==> inputs of trial 13 <==
Design MODULE_STATIC_PROCESS, start of the top module:
module MODULE_STATIC_PROCESS (
    input clk,
    input rst,
    input [3:0] state_info,
    input [11:0] read_from_aux,
    input [11:0] read_from_ram,
    output reg [11:0] write2aux,
    output reg [11:0] write2ram,
    output reg [9:0] write2aux_addr,
    output reg [9:0] read_from_aux_addr,
    output reg [18:0] write2ram_addr,
    output reg[18:0] read_from_ram_addr,
    output reg ena_write_ram,
    output done
);
==> flow/config.mk <==
export PLATFORM = sky130hd
export DESIGN_NAME = MODULE_STATIC_PROCESS
export DESIGN_NICKNAME = MODULE_STATIC_PROCESS
export VERILOG_FILES = /design/flow/design.v
export SDC_FILE = /design/flow/constraint.sdc
export NUM_CORES = 4
export LEC_CHECK = 0
export ABC_AREA = 0
export CAP_MARGIN = 20
export CELL_PAD_IN_SITES_GLOBAL_PLACEMENT = 3
export CORE_ASPECT_RATIO = 1.09
export CORE_MARGIN = 2
export CORE_UTILIZATION = 32
export MAX_ROUTING_LAYER = met4
export PLACE_DENSITY_LB_ADDON = 0.03
export SETUP_SLACK_MARGIN = 5.0
export SLEW_MARGIN = 5
export TNS_END_PERCENT = 30
==> flow/constraint.sdc <==
create_clock -name core_clock -period 23.9 [get_ports {clk}]
set_input_delay 4.7800 -clock core_clock [delete_from_list [all_inputs] [get_ports {clk}]]
set_output_delay 4.7800 -clock core_clock [all_outputs]
set_load 0.01 [all_outputs]
run.sh (not shown) runs the stock make flow with config.mk's settings and CLKGATE_MAP_FILE=.
==> trial 64 (differences from trial 13) <==
==> flow/config.mk (replaced) <==
export PLATFORM = sky130hd
export DESIGN_NAME = MODULE_STATIC_PROCESS
export DESIGN_NICKNAME = MODULE_STATIC_PROCESS
export VERILOG_FILES = /design/flow/design.v
export SDC_FILE = /design/flow/constraint.sdc
export NUM_CORES = 4
export LEC_CHECK = 0
export ABC_AREA = 1
export CAP_MARGIN = 20
export CORE_ASPECT_RATIO = 0.56
export CORE_MARGIN = 2
export CORE_UTILIZATION = 37
export GPL_ROUTABILITY_DRIVEN = 0
export PLACE_DENSITY_LB_ADDON = 0.06
export SETUP_SLACK_MARGIN = 5.0
export SLEW_MARGIN = 20
==> flow/constraint.sdc (replaced) <==
create_clock -name core_clock -period 33.4 [get_ports {clk}]
set_input_delay 6.6800 -clock core_clock [delete_from_list [all_inputs] [get_ports {clk}]]
set_output_delay 6.6800 -clock core_clock [all_outputs]
set_load 0.01 [all_outputs]
==> trial 8 (differences from trial 13) <==
==> flow/config.mk (replaced) <==
export PLATFORM = sky130hd
export DESIGN_NAME = MODULE_STATIC_PROCESS
export DESIGN_NICKNAME = MODULE_STATIC_PROCESS
export VERILOG_FILES = /design/flow/design.v
export SDC_FILE = /design/flow/constraint.sdc
export NUM_CORES = 4
export LEC_CHECK = 0
export ABC_AREA = 1
export CAP_MARGIN = 20
export CORE_MARGIN = 2
export CORE_UTILIZATION = 72
export CTS_CLUSTER_DIAMETER = 207
export CTS_CLUSTER_SIZE = 100
export PLACE_DENSITY = 0.6
export SETUP_SLACK_MARGIN = 1.0
export SLEW_MARGIN = 20
export TNS_END_PERCENT = 5
==> flow/constraint.sdc (replaced) <==
create_clock -name core_clock -period 16.1 [get_ports {clk}]
set_input_delay 3.2200 -clock core_clock [delete_from_list [all_inputs] [get_ports {clk}]]
set_output_delay 3.2200 -clock core_clock [all_outputs]
set_load 0.01 [all_outputs]
==> trial 65 (differences from trial 13) <==
==> flow/config.mk (replaced) <==
export PLATFORM = sky130hd
export DESIGN_NAME = MODULE_STATIC_PROCESS
export DESIGN_NICKNAME = MODULE_STATIC_PROCESS
export VERILOG_FILES = /design/flow/design.v
export SDC_FILE = /design/flow/constraint.sdc
export NUM_CORES = 4
export LEC_CHECK = 0
export ABC_AREA = 1
export CAP_MARGIN = 20
export CELL_PAD_IN_SITES_GLOBAL_PLACEMENT = 0
export CORE_MARGIN = 2
export CORE_UTILIZATION = 67
export CTS_CLUSTER_SIZE = 56
export GPL_TIMING_DRIVEN = 1
export MIN_ROUTING_LAYER = met1
export PLACE_DENSITY = 0.6
export SLEW_MARGIN = 20
==> flow/constraint.sdc (replaced) <==
create_clock -name core_clock -period 25.0 [get_ports {clk}]
set_input_delay 5.0000 -clock core_clock [delete_from_list [all_inputs] [get_ports {clk}]]
set_output_delay 5.0000 -clock core_clock [all_outputs]
set_load 0.01 [all_outputs]
==> results.ini <==
[run_status]
status = complete, no violations

[critical_path]
cp_slowest_cell = fa_1
path_max_fanout = 7

[floorplanning]
fp.dieH_um = 237

[yosys]
syn_avg_cell_area_um2 = 6.17

[timing]
tns_ns = 0

[layout]
sh_comb_area = 0.599

[end of results for trial 64]
==> results.ini <==
[run_status]
status = complete, but fails checks
failed_checks = negative setup slack

[timing]
setup_violations = 24
fin_ws_ns = -2.29
tns_ns = -25.64

[layout]
sh_comb_area = 0.619

[floorplanning]
fp.dieH_um = 357

[critical_path]
cp_slowest_cell = fa_1

[end of results for trial 13]
==> results.ini <==
[yosys]
compound_area_frac = 0.218
ys_chip_area_um2 = 35700
syn_avg_cell_area_um2 = 6.17

[run_status]
stop_stage = global routing
first-error = [ERROR GRT-0232] Routing congestion too high. Check the congestion heatmap in the GUI.
status = did not finish

[clocking]
hold_buffers = 0
clkSinkCount = 373

[global_routing]
met1_usage = 0.800

[floorplanning]
fp.dieH_um = 227

[end of results for trial 8]
==> results.ini <==
[run_status]
failed_checks = negative setup slack
status = complete, but fails checks

[timing]
tns_ns = -6.30
fin_ws_ns = -1.14
setup_violations = 10

[layout]
sh_comb_area = 0.587

[floorplanning]
fp.dieH_um = 235

[end of results for trial 65]

---

==> tundra <==
MODULE_STATIC_PROCESS again, from the RTL that the note above started with.
// MODULE_STATIC_PROCESS
module MODULE_STATIC_PROCESS (
    input clk,
    input rst,
    input [3:0] state_info,
    input [11:0] read_from_aux,
    input [11:0] read_from_ram,
    output reg [11:0] write2aux,
    output reg [11:0] write2ram,
    output reg [9:0] write2aux_addr,
    output reg [9:0] read_from_aux_addr,
    output reg [18:0] write2ram_addr,
    output reg[18:0] read_from_ram_addr,
    output reg ena_write_ram,
    output done
);
reg [18:0] cnt;
reg done_;
assign done=done_;
reg [4:0] cnt_buffer;
reg [11:0] color_buffer;
reg [11:0] buffer;
reg [11:0] color_reduced;
reg [15:0] color_cnt_1;
reg [15:0] color_cnt_2;
reg [15:0] color_cnt_3;
reg [15:0] color_cnt_4;
reg [15:0] color_cnt_5;
reg [15:0] color_cnt_6;
reg [15:0] color_cnt_7;
reg [15:0] color_cnt_8;
reg [15:0] color_cnt_9;
reg [15:0] color_cnt_10;
reg [15:0] color_cnt_11;
reg [15:0] color_cnt_12;
reg [15:0] color_cnt_13;
reg [15:0] color_cnt_14;
reg [15:0] color_cnt_15;
reg [15:0] color_cnt_16;
reg is_read_done;
always @(posedge clk) 
begin
    if(!rst)
    begin
      cnt=0;
      done_=0;
      cnt_buffer=0;
      color_buffer=0;
      buffer=0;
      color_reduced=0;
      color_cnt_1=0;
      color_cnt_2=0;
      color_cnt_3=0;
      color_cnt_4=0;
      color_cnt_5=0;
      color_cnt_6=0;
      color_cnt_7=0;
      color_cnt_8=0;
      color_cnt_9=0;
      color_cnt_10=0;
      color_cnt_11=0;
      color_cnt_12=0;
      color_cnt_13=0;
      color_cnt_14=0;
      color_cnt_15=0;
      color_cnt_16=0;
      is_read_done=0;
      write2aux=0;
      write2ram=0;
      write2aux_addr=0;
  ...
export LEC_CHECK = 0
export ABC_AREA = 1
export CAP_MARGIN = 5
export CORE_MARGIN = 2
export CORE_UTILIZATION = 72
export CTS_CLUSTER_DIAMETER = 29
export HOLD_SLACK_MARGIN = -0.09
export MAX_ROUTING_LAYER = met4
export PLACE_DENSITY = 0.6
export SETUP_SLACK_MARGIN = 3.13
export SLEW_MARGIN = 20
create_clock -name core_clock -period 28.4 [get_ports {clk}]
==> onyx: changes against tundra <==
Settings changed: CAP_MARGIN 5 to 20, CORE_UTILIZATION 72 to 66, CTS_CLUSTER_DIAMETER 29 to 293, MAX_ROUTING_LAYER met4 to not set, SETUP_SLACK_MARGIN 3.13 to not set.
==> flow/constraint.sdc (replaced) <==
create_clock -name core_clock -period 23.5 [get_ports {clk}]
set_input_delay 4.7000 -clock core_clock [delete_from_list [all_inputs] [get_ports {clk}]]
set_output_delay 4.7000 -clock core_clock [all_outputs]
set_load 0.01 [all_outputs]
==> delta: changes against tundra <==
Settings changed: CAP_MARGIN 5 to 20, CELL_PAD_IN_SITES_GLOBAL_PLACEMENT set to 1, CORE_UTILIZATION 72 to 57, CTS_CLUSTER_DIAMETER 29 to not set, CTS_CLUSTER_SIZE set to 86, GPL_TIMING_DRIVEN set to 1, HOLD_SLACK_MARGIN -0.09 to not set, MAX_ROUTING_LAYER met4 to not set, MIN_ROUTING_LAYER set to met1, PLACE_DENSITY 0.6 to not set, PLACE_DENSITY_LB_ADDON set to 0.04, SETUP_SLACK_MARGIN 3.13 to not set.
==> flow/constraint.sdc (replaced) <==
create_clock -name core_clock -period 15.9 [get_ports {clk}]
set_input_delay 3.1800 -clock core_clock [delete_from_list [all_inputs] [get_ports {clk}]]
set_output_delay 3.1800 -clock core_clock [all_outputs]
set_load 0.01 [all_outputs]
==> quartz: changes against tundra <==
Settings changed: ABC_AREA 1 to not set, CAP_MARGIN 5 to 20, CORE_UTILIZATION 72 to 66, CTS_CLUSTER_DIAMETER 29 to not set, HOLD_SLACK_MARGIN -0.09 to not set, MAX_ROUTING_LAYER met4 to not set, SETUP_SLACK_MARGIN 3.13 to not set.
==> flow/constraint.sdc (replaced) <==
create_clock -name core_clock -period 23.5 [get_ports {clk}]
set_input_delay 4.7000 -clock core_clock [delete_from_list [all_inputs] [get_ports {clk}]]
set_output_delay 4.7000 -clock core_clock [all_outputs]
set_load 0.01 [all_outputs]
==> impl_metrics.yaml <==
# physical design summary
outcome:
  haltStage: "5_1_grt"
  tool.error: "[ERROR GRT-0116] Global routing finished with congestion. Check the congestion regions in the DRC Viewer."
  status: "aborted with a tool error"
global_route:
  grt.total_usage_pct: 79.2
clock_network:
  cts_max_level: 3
synth:
  topCellsByArea: "dfxtp_1 (21%), nand2_1 (11%), inv_1 (9.3%)"
  yosysUniqueCellTypes: 81
  avgSynthCellArea_um2: 6.17
placement:
  dpl.hpwl_um: 95900
die:
  die_h_um: 227
# the run above: tundra

==> impl_metrics.yaml <==
# flow metrics
outcome:
  status: "complete, but fails checks"
  so_faults: "negative setup slack"
synth:
  topCellsByArea: "dfxtp_1 (21%), nand2_1 (11%), inv_1 (9.3%)"
  yosysUniqueCellTypes: 81
  avgSynthCellArea_um2: 6.17
setup_path:
  r2r_start: "cnt[18]"
global_route:
  grt.total_usage_pct: 39.9
die:
  pin_count: 114
placement:
  dpl.hpwl_um: 97200
final_timing:
  setup_viol: 24
  fin_ws_ns: -7.09
clock_network:
  cts_max_level: 2
# the run above: delta

==> impl_metrics.yaml <==
# flow metrics
outcome:
  status: "complete, but fails checks"
  so_faults: "negative setup slack"
synth:
  ys_warn_count: 1
  topCellsByArea: "dfxtp_1 (20%), nor2_1 (7.0%), xnor2_1 (5.6%)"
  avgSynthCellArea_um2: 7.09
  ys_seq_share_pct: 20.4
clock_network:
  insertion_delay_ns: 0.62
die:
  die_h_um: 239
global_route:
  grt.total_usage_pct: 52.4
route:
  dr_wl_met3_um: 24600
  final_antenna_net_count: 0
placement:
  dpl.hpwl_um: 107000
final_timing:
  fin_ws_ns: -3.62
  setup_viol: 24
# the run above: quartz

==> impl_metrics.yaml <==
# flow metrics
clock_network:
  cts_max_level: 2
final_timing:
  fin_ws_ns: -4.07
  setup_viol: 24
synth:
  yosysUniqueCellTypes: 81
  avgSynthCellArea_um2: 6.17
  topCellsByArea: "dfxtp_1 (21%), nand2_1 (11%), inv_1 (9.3%)"
layout:
  mi_logic_area_um2: 24900
global_route:
  groute.layer.met2.usage_pct: 74.2
  grt_pass1_wl_um: 213000
placement:
  dpl.hpwl_um: 95600
  placed_area_um2: 39600
outcome:
  status: "complete, but fails checks"
  so_faults: "negative setup slack"
die:
  coreArea_um2: 53700
  die_h_um: 237
worst_hold_path:
  whs_path_depth: 2
# the run above: onyx


---

==> inputs of v35 <==
Starting RTL as in the previous note.
clock: 25.0 ns
lec_check: 0
abc_area: 1
cap_margin: 20
cell_pad_in_sites_global_placement: 0
core_margin: 2
core_utilization: 67
cts_cluster_size: 86
gpl_timing_driven: 1
max_routing_layer: met4
min_routing_layer: met1
slew_margin: 20
==> v36: changes against v35 <==
--- a/flow/config.mk
+++ b/flow/config.mk
@@ -10,8 +10,10 @@
 export CELL_PAD_IN_SITES_GLOBAL_PLACEMENT = 0
 export CORE_MARGIN = 2
 export CORE_UTILIZATION = 67
-export CTS_CLUSTER_SIZE = 86
+export CTS_CLUSTER_DIAMETER = 46
+export CTS_CLUSTER_SIZE = 56
 export GPL_TIMING_DRIVEN = 1
 export MAX_ROUTING_LAYER = met4
 export MIN_ROUTING_LAYER = met1
+export PLACE_DENSITY = 0.6
 export SLEW_MARGIN = 20
==> flow/constraint.sdc (replaced) <==
create_clock -name core_clock -period 21.9 [get_ports {clk}]
set_input_delay 4.3800 -clock core_clock [delete_from_list [all_inputs] [get_ports {clk}]]
set_output_delay 4.3800 -clock core_clock [all_outputs]
set_load 0.01 [all_outputs]
==> summary of the runs <==
v35 completed, yet does not pass: negative setup slack. v36 aborted during 5_1_grt with GRT-0232. In synthesized area, v36 and v35 do not differ. Die area is the same in v36 and v35. Synthesized cell count is the same in v35 and v36.
==> figures <==
quantity                                                                         v36                         v35
Routability cong.                                                               1.09                        1.09
Number of warning messages in the yosys log                                        1                           1
IO Port Bufs                                                                     113                         113
Post-placement worst setup slack                                            -3.99 ns                    -1.56 ns
Placed Area                                                              39,700 um^2                 39,200 um^2
Simple-gate portion of the synthesized area                                    33.1%                       33.1%
Status                                                        stopped before the end  complete, but fails checks
Failing step                                                                 5_1_grt                           -
Reasons for failing layout checks                                                  -        negative setup slack
Most common reg cell                                        sky130_fd_sc_hd__dfxtp_1    sky130_fd_sc_hd__dfxtp_1
Post-Synthesis Cell Area                                                 35,700 um^2                 35,700 um^2
Area fraction in xor and xnor cells                                            4.14%                       4.14%
Number of buffers added by the clock tree synthesis step                          48                          42
Aoi share                                                                      21.8%                       21.8%
Most instantiated library cell after synthesis              sky130_fd_sc_hd__nand2_1    sky130_fd_sc_hd__nand2_1
Number of cells in the design after placement                                  6,731                       6,678
Resized cells post-CTS                                                           113                          53
Hold-fix buffers, CTS                                                              0                           0
Root buffer cell                                          sky130_fd_sc_hd__clkbuf_16  sky130_fd_sc_hd__clkbuf_16
Setup fix buffers added after clock tree synthesis                                69                          37
Clock buffer depth                                                                 3                           3
Final HPWL DP                                                                97.4 mm                     94.9 mm

---

==> inputs of amber <==
MODULE_STATIC_PROCESS again, from the RTL that the note above started with.
Design MODULE_STATIC_PROCESS, start of the top module:
module MODULE_STATIC_PROCESS (
    input clk,
    input rst,
    input [3:0] state_info,
    input [11:0] read_from_aux,
    input [11:0] read_from_ram,
    output reg [11:0] write2aux,
    output reg [11:0] write2ram,
    output reg [9:0] write2aux_addr,
    output reg [9:0] read_from_aux_addr,
    output reg [18:0] write2ram_addr,
    output reg[18:0] read_from_ram_addr,
    output reg ena_write_ram,
    output done
);
clock: 41.6 ns
lec_check: 0
abc_area: 1
cap_margin: 20
cell_pad_in_sites_global_placement: 3
core_aspect_ratio: 1.09
core_margin: 4
core_utilization: 30
cts_cluster_diameter: 21
gpl_routability_driven: 1
hold_slack_margin: 0.2
max_routing_layer: met4
setup_slack_margin: 5.0
slew_margin: 5
tns_end_percent: 30
==> inputs of fjord, as changes to amber <==
==> flow/config.mk (replaced) <==
export PLATFORM = sky130hd
export DESIGN_NAME = MODULE_STATIC_PROCESS
export DESIGN_NICKNAME = MODULE_STATIC_PROCESS
export VERILOG_FILES = /design/flow/design.v
export SDC_FILE = /design/flow/constraint.sdc
export NUM_CORES = 4
export LEC_CHECK = 0
export CAP_MARGIN = 20
export CORE_MARGIN = 2
export CORE_UTILIZATION = 71
export MAX_ROUTING_LAYER = met4
export SETUP_SLACK_MARGIN = 5.0
export SLEW_MARGIN = 20
==> flow/constraint.sdc (replaced) <==
create_clock -name core_clock -period 27.9 [get_ports {clk}]
set_input_delay 5.5800 -clock core_clock [delete_from_list [all_inputs] [get_ports {clk}]]
set_output_delay 5.5800 -clock core_clock [all_outputs]
set_load 0.01 [all_outputs]
==> inputs of lagoon, as changes to amber <==
==> flow/config.mk (replaced) <==
export PLATFORM = sky130hd
export DESIGN_NAME = MODULE_STATIC_PROCESS
export DESIGN_NICKNAME = MODULE_STATIC_PROCESS
export VERILOG_FILES = /design/flow/design.v
export SDC_FILE = /design/flow/constraint.sdc
export NUM_CORES = 4
export LEC_CHECK = 0
export CAP_MARGIN = 20
export CORE_MARGIN = 2
export CORE_UTILIZATION = 66
export PLACE_DENSITY = 0.6
export SLEW_MARGIN = 20
==> flow/constraint.sdc (replaced) <==
create_clock -name core_clock -period 17.0 [get_ports {clk}]
set_input_delay 3.4000 -clock core_clock [delete_from_list [all_inputs] [get_ports {clk}]]
set_output_delay 3.4000 -clock core_clock [all_outputs]
set_load 0.01 [all_outputs]
==> inputs of yarrow, as changes to amber <==
==> flow/config.mk (replaced) <==
export PLATFORM = sky130hd
export DESIGN_NAME = MODULE_STATIC_PROCESS
export DESIGN_NICKNAME = MODULE_STATIC_PROCESS
export VERILOG_FILES = /design/flow/design.v
export SDC_FILE = /design/flow/constraint.sdc
export NUM_CORES = 4
export LEC_CHECK = 0
export CAP_MARGIN = 20
export CORE_MARGIN = 2
export CORE_UTILIZATION = 8
export PLACE_DENSITY = 0.6
export SLEW_MARGIN = 20
==> flow/constraint.sdc (replaced) <==
create_clock -name core_clock -period 45.6 [get_ports {clk}]
set_input_delay 9.1200 -clock core_clock [delete_from_list [all_inputs] [get_ports {clk}]]
set_output_delay 9.1200 -clock core_clock [all_outputs]
set_load 0.01 [all_outputs]
==> results <==
lagoon aborted during global routing (5_1_grt) (GRT-0232). yarrow produced a clean layout. fjord produced a layout that fails on setup timing. amber completed without violations. First-iteration DRC count: amber < yarrow < fjord. Worst setup slack: fjord < amber < yarrow. Count of clock-buffer cells in the layout: amber > yarrow > fjord. The highest die size belongs to yarrow, the lowest to fjord. The highest core utilization belongs to fjord, the lowest to yarrow. Against lagoon, the synthesized cell count of amber is higher by 12%. Against fjord, the final cell count of yarrow is higher by 85%.
